==> flow/design.v (excerpt) <==
module LED_flow(
  input      i_clk,                     
  input      i_rst_n,                   
  input      pause,                     
  output reg [6:0] keyboard_val,        
  output reg [7:0] keyboard             
 );
reg [1:0] cnt2;                         
reg [3:0] flag;                         
reg [23:0] flag_time;                   
reg key_clk_sec;                        
reg key_clk_sec_d;
reg [1:0] cnt;                          
reg key_clk_d;
wire key_clk  = cnt[1];                 
wire sec_tick = key_clk_sec & ~key_clk_sec_d;
wire scan_tick = key_clk & ~key_clk_d;
always @ (posedge i_clk)
   begin
     if (i_rst_n) begin
         cnt <= 2'd0;
         cnt2 <= 2'd0;
         key_clk_sec <= 1'b0;
         key_clk_sec_d <= 1'b0;
         key_clk_d <= 1'b0;
     end else begin
         cnt <= cnt + 1'b1;
         cnt2 <= (cnt2 + 1'b1) % 2'd3;
         if(cnt2 < 2'd1)
             key_clk_sec <= 1'b1;
         else
             key_clk_sec <= 1'b0;
         key_clk_sec_d <= key_clk_sec;
         key_clk_d <= key_clk;
     end
   end
always @ (posedge i_clk)
  begin
    if (i_rst_n)
        flag_time <= 24'b0;
    else if(sec_tick && !pause)
        flag_time <= (flag_time + 1'b1) % 24'd8640000;
  end
  ...
Size: ~3,800 cells after synthesis, about 48 flip-flops, ~25,000 sq um of cells after synthesis.
export LEC_CHECK = 0
export ABC_AREA = 0
export CAP_MARGIN = 20
export CORE_MARGIN = 3
export CORE_UTILIZATION = 58
export HOLD_SLACK_MARGIN = 0.29
export PLACE_DENSITY_LB_ADDON = 0.08
export SETUP_SLACK_MARGIN = -1.54
export SLEW_MARGIN = 15
create_clock -name core_clock -period 17.5 [get_ports {i_clk}]
run.sh (not shown) runs the stock make flow with config.mk's settings and CLKGATE_MAP_FILE=.
The baseline reached the layout checks and failed them: setup timing.
Rerun with:
- ABC_AREA: 0 -> not set
- CORE_MARGIN: 3 -> 2
- CORE_UTILIZATION: 58 -> 56
- HOLD_SLACK_MARGIN: 0.29 -> not set
- PLACE_DENSITY_LB_ADDON: 0.08 -> not set
- SETUP_SLACK_MARGIN: -1.54 -> 3.9
- SLEW_MARGIN: 15 -> 20
- clock period: 17.5 -> 13.5 ns (I/O delays scaled with it)
What happened:
- The new run completed and failed the layout checks on setup timing
- final cell count goes up by about 5.5%
- hold slack improved by 0.0078 ns
- cell area goes up by 9.8%
- global-route usage goes up by 5.5 points
- count of clock-buffer cells in the layout stays the same
Rerun with:
- CORE_UTILIZATION: 56 -> 72
- PLACE_DENSITY_LB_ADDON: not set -> 0.19
- SETUP_SLACK_MARGIN: 3.9 -> 3.95
- clock period: 13.5 -> 25.5 ns (I/O delays scaled with it)
What happened: With this change the flow produced a clean layout. Cell area is lower by 26%. Setup slack improved by 12 ns. Clock-buffer cell count shrinks by 1. Synthesized area stays the same. Critical path depth decreases by 7. Cell count is lower by 23%. Wire length shrinks by 25%.
Rerun with:
- CORE_UTILIZATION: 72 -> 64
- PLACE_DENSITY: not set -> 0.6
- PLACE_DENSITY_LB_ADDON: 0.19 -> not set
- SETUP_SLACK_MARGIN: 3.95 -> not set
- clock period: 25.5 -> 36.1 ns (I/O delays scaled with it)
What happened: Wire length drops by 21%; non-clock buffer count drops by 224; final cell count drops by 3.9%; register-to-register slack gains 5.4 ns; via count drops by 15%; fmax drops by 18%; hold slack loses 0.014 ns; area after synthesis stays the same; synthesized cell count is unchanged.
Rerun with:
- ABC_AREA: not set -> 1
- CORE_UTILIZATION: 64 -> 72
- CTS_CLUSTER_SIZE: not set -> 96
- clock period: 36.1 -> 32.8 ns (I/O delays scaled with it)
- The new run ran to the end with violations: setup timing
- cell count goes up by 24%
- routed wire length is about the same
- synthesized area increases by 0.62%
- die size came out lower by 10%
- utilization increases by 20 points
- worst setup slack degrades by 9.5 ns

========
LED_flow again, from the RTL that the note above started with.
Settings: LEC_CHECK=0, ABC_AREA=1, CAP_MARGIN=15, CORE_MARGIN=3, CORE_UTILIZATION=61, CTS_CLUSTER_SIZE=89, GPL_ROUTABILITY_DRIVEN=0, HOLD_SLACK_MARGIN=0.07, MIN_ROUTING_LAYER=met2, PLACE_DENSITY_LB_ADDON=0.1, SETUP_SLACK_MARGIN=5.0, SLEW_MARGIN=15, TNS_END_PERCENT=60; clock period 19.8 ns.
The baseline stopped in global routing (5_1_grt).
Change:
==> flow/config.mk (replaced) <==
export PLATFORM = sky130hd
export DESIGN_NAME = LED_flow
export DESIGN_NICKNAME = LED_flow
export VERILOG_FILES = /design/flow/design.v
export SDC_FILE = /design/flow/constraint.sdc
export NUM_CORES = 4
export LEC_CHECK = 0
export ABC_AREA = 1
export CAP_MARGIN = 20
export CORE_MARGIN = 2
export CORE_UTILIZATION = 69
export PLACE_DENSITY = 0.6
export SLEW_MARGIN = 20
==> flow/constraint.sdc (replaced) <==
create_clock -name core_clock -period 36.1 [get_ports {i_clk}]
set_input_delay 7.2200 -clock core_clock [delete_from_list [all_inputs] [get_ports {i_clk}]]
set_output_delay 7.2200 -clock core_clock [all_outputs]
set_load 0.01 [all_outputs]
Now the flow completed with no timing, DRC or antenna violations.
Area after synthesis stays the same.
Synthesized cell count does not change.
Die area came out lower by 13%.
Change:
--- a/flow/config.mk
+++ b/flow/config.mk
@@ -7,7 +7,6 @@
 export LEC_CHECK = 0
-export ABC_AREA = 1
 export CAP_MARGIN = 20
 export CORE_MARGIN = 2
-export CORE_UTILIZATION = 69
-export PLACE_DENSITY = 0.6
+export CORE_UTILIZATION = 56
+export SETUP_SLACK_MARGIN = 3.95
 export SLEW_MARGIN = 20
==> flow/constraint.sdc (replaced) <==
create_clock -name core_clock -period 13.5 [get_ports {i_clk}]
set_input_delay 2.7000 -clock core_clock [delete_from_list [all_inputs] [get_ports {i_clk}]]
set_output_delay 2.7000 -clock core_clock [all_outputs]
set_load 0.01 [all_outputs]
What happened:
- This time the run completed, yet does not pass: setup timing
- worst hold slack is better by 0.012 ns
- sequential share of layout area fell by 1.3 points
- routed wire length rose by 120%
- cell area goes up by 54%
- synthesized area goes down by 0.62%
- clock-buffer cell count does not change
- fmax went up by 44%
- cell count came out higher by 15%
- global-route usage climbs by 14 points

========
Starting RTL as in the previous note.
// LED_flow
module LED_flow(
  input      i_clk,                     
  input      i_rst_n,                   
  input      pause,                     
  output reg [6:0] keyboard_val,        
  output reg [7:0] keyboard             
 );
make LEC_CHECK=0 ABC_AREA=1 CAP_MARGIN=20 CELL_PAD_IN_SITES_GLOBAL_PLACEMENT=2 CORE_ASPECT_RATIO=1.96 CORE_MARGIN=2 CORE_UTILIZATION=33 CTS_CLUSTER_DIAMETER=252 CTS_CLUSTER_SIZE=98 PLACE_DENSITY=0.93 SLEW_MARGIN=20 TNS_END_PERCENT=100 finish   # period 25.0 ns
The starting point reached the layout checks and failed them: negative setup slack.
Next try:
--- a/flow/config.mk
+++ b/flow/config.mk
@@ -7,3 +7,2 @@
 export LEC_CHECK = 0
-export ABC_AREA = 1
 export CAP_MARGIN = 20
@@ -13,6 +12,3 @@
 export CORE_UTILIZATION = 33
-export CTS_CLUSTER_DIAMETER = 252
 export CTS_CLUSTER_SIZE = 98
-export PLACE_DENSITY = 0.93
 export SLEW_MARGIN = 20
-export TNS_END_PERCENT = 100
=>
- The new run produced a clean layout
- setup slack gets better by 6.7 ns
- wire length came out higher by 20%
- cell count came out lower by 31%
- via count came out lower by 9.8%
- core utilization came out lower by 19 points
- cell area came out lower by 34%
- flip-flop count does not change
- clock-buffer cell count is unchanged
- non-clock buffer count came out lower by 1273
- synthesized area came out lower by 0.62%
- register-to-register slack gets better by 6.7 ns
Next try:
--- a/flow/config.mk
+++ b/flow/config.mk
@@ -8,7 +8,5 @@
 export CAP_MARGIN = 20
-export CELL_PAD_IN_SITES_GLOBAL_PLACEMENT = 2
-export CORE_ASPECT_RATIO = 1.96
 export CORE_MARGIN = 2
-export CORE_UTILIZATION = 33
-export CTS_CLUSTER_SIZE = 98
+export CORE_UTILIZATION = 40
+export PLACE_DENSITY = 0.6
 export SLEW_MARGIN = 20
Effect: Synthesized area is unchanged. Core utilization increases by 6.7 points. Setup slack gets worse by 0.17 ns. Wire length decreases by a quarter to a third. Final cell count decreases by a few percent.

========
LED_flow again, from the RTL that the note above started with.
export LEC_CHECK = 0
export ABC_AREA = 0
export CAP_MARGIN = 20
export CORE_MARGIN = 3
export CORE_UTILIZATION = 64
export CTS_CLUSTER_SIZE = 62
export HOLD_SLACK_MARGIN = 0.29
export SETUP_SLACK_MARGIN = -1.54
export SLEW_MARGIN = 15
create_clock -name core_clock -period 17.5 [get_ports {i_clk}]
The first run ended with an error in global routing (5_1_grt).
Next try:
ABC_AREA = 1   (was 0)
CORE_MARGIN = 2   (was 3)
CORE_UTILIZATION = 51   (was 64)
CTS_CLUSTER_SIZE = unset   (was 62)
HOLD_SLACK_MARGIN = unset   (was 0.29)
PLACE_DENSITY = 0.6   (was unset)
SETUP_SLACK_MARGIN = unset   (was -1.54)
SLEW_MARGIN = 20   (was 15)
clock period = 18.9 ns   (was 17.5 ns; I/O delays follow)
The new run finished with setup timing left.
Die area is higher by 23%.
Synthesized area is higher by 0.62%.
Synthesized cell count is higher by about 18%.
Next try:
ABC_AREA = unset   (was 1)
CORE_UTILIZATION = 40   (was 51)
clock period = 24.3 ns   (was 18.9 ns; I/O delays follow)
What happened: The changed run ran to the end with no violations. Sequential cell count does not change. Non-clock buffer count came out lower by 1098. Final area came out lower by about 28%. Worst setup slack improved by 12 ns. Hold slack got worse by 0.021 ns. Utilization came out lower by 33 points. Clock-buffer cell count came out higher by 2.

========
Setup of north:
Starting RTL as in the previous note.
make LEC_CHECK=0 ABC_AREA=1 CAP_MARGIN=20 CELL_PAD_IN_SITES_DETAIL_PLACEMENT=2 CELL_PAD_IN_SITES_GLOBAL_PLACEMENT=2 CORE_MARGIN=3 CORE_UTILIZATION=42 CTS_CLUSTER_DIAMETER=61 MAX_ROUTING_LAYER=met4 MIN_ROUTING_LAYER=met2 SETUP_SLACK_MARGIN=0.28 SLEW_MARGIN=20 TNS_END_PERCENT=95 finish   # period 25.0 ns
What ended north was a tool error in 3_5_place_dp; the run never finished.
Setup changes, north to south
# north
export LEC_CHECK = 0
export ABC_AREA = 1
export CAP_MARGIN = 20
export CELL_PAD_IN_SITES_DETAIL_PLACEMENT = 2
export CELL_PAD_IN_SITES_GLOBAL_PLACEMENT = 2
export CORE_MARGIN = 3
export CORE_UTILIZATION = 42
export CTS_CLUSTER_DIAMETER = 61
export MAX_ROUTING_LAYER = met4
export MIN_ROUTING_LAYER = met2
export SETUP_SLACK_MARGIN = 0.28
export SLEW_MARGIN = 20
export TNS_END_PERCENT = 95
create_clock -name core_clock -period 25.0 [get_ports {i_clk}]
# south
export LEC_CHECK = 0
export CAP_MARGIN = 20
export CORE_MARGIN = 2
export CORE_UTILIZATION = 40
export CTS_CLUSTER_DIAMETER = 248
export CTS_CLUSTER_SIZE = 98
export PLACE_DENSITY_LB_ADDON = 0.08
export SLEW_MARGIN = 20
export TNS_END_PERCENT = 10
create_clock -name core_clock -period 25.0 [get_ports {i_clk}]
## What came out
- Having completed the whole flow, south delivered a layout that passed the timing, design-rule and antenna checks.
- Run status, north: aborted in 3_5_place_dp, error DPL-0033
- Of south and north, the lower chip area belongs to north.
- In south, the height of the die came out about 1.3% above the value in north.
- Of south and north, the higher share of the core filled by cells before placement belongs to north.
- Comparing south and north, and-or/or-and share of the synthesized area is higher on south.
- Of south and north, the run reporting the lower summed standard-cell area reported by yosys was south.
- Diff south and north: die width higher in south
[inputs] east vs south
# south
export LEC_CHECK = 0
export CAP_MARGIN = 20
export CORE_MARGIN = 2
export CORE_UTILIZATION = 40
export CTS_CLUSTER_DIAMETER = 248
export CTS_CLUSTER_SIZE = 98
export PLACE_DENSITY_LB_ADDON = 0.08
export SLEW_MARGIN = 20
export TNS_END_PERCENT = 10
create_clock -name core_clock -period 25.0 [get_ports {i_clk}]
# east
export LEC_CHECK = 0
export CAP_MARGIN = 20
export CORE_MARGIN = 2
export CORE_UTILIZATION = 64
export SLEW_MARGIN = 20
create_clock -name core_clock -period 13.5 [get_ports {i_clk}]
## What came out
- east got as far as 4_1_cts, where a tool error ended the run.
- south finished every step from synthesis to the final layout, and the layout passed the timing, design-rule and antenna checks.
- [compare] base=south new=east: half-perimeter wire length after placement moved up, number of enable flip-flop cells level, die size moved down, core region area moved down, count of standard-cell rows moved down.
Here is what was changed in the inputs of west compared with east.
# east
export LEC_CHECK = 0
export CAP_MARGIN = 20
export CORE_MARGIN = 2
export CORE_UTILIZATION = 64
export SLEW_MARGIN = 20
create_clock -name core_clock -period 13.5 [get_ports {i_clk}]
# west
export LEC_CHECK = 0
export CAP_MARGIN = 20
export CORE_MARGIN = 2
export CORE_UTILIZATION = 65
export PLACE_DENSITY = 0.6
export SLEW_MARGIN = 20
export TNS_END_PERCENT = 5
create_clock -name core_clock -period 19.4 [get_ports {i_clk}]
--- outcome ---
- None of the runs east and west ends with a clean layout.
- The flow ended early for east: it failed with a tool error in 4_1_cts.
- Height of the die down 0.76% in west wrt east
- west ended up with a lower instance area after placement than east did.
- Final HPWL from detailed placement: lower on west
- west gives more worst-case setup slack after placement than east did.
- east -> west: xor-xnor portion of the synthesized cell area delta 0, exact match
- Reported for east and west, area of the synthesized netlist per yosys stat turned out identical to the last digit.
- Delta(initial core utilization, west - east) > 0
- Row number of rows created at floorplan: west lower / east higher
- Summary of west over east: horizontal die size shrank by about 0.8%, die area shrank by 610 sq um.
- Comparing west against east, there is no change at all in number of instances in the synthesized netlist.
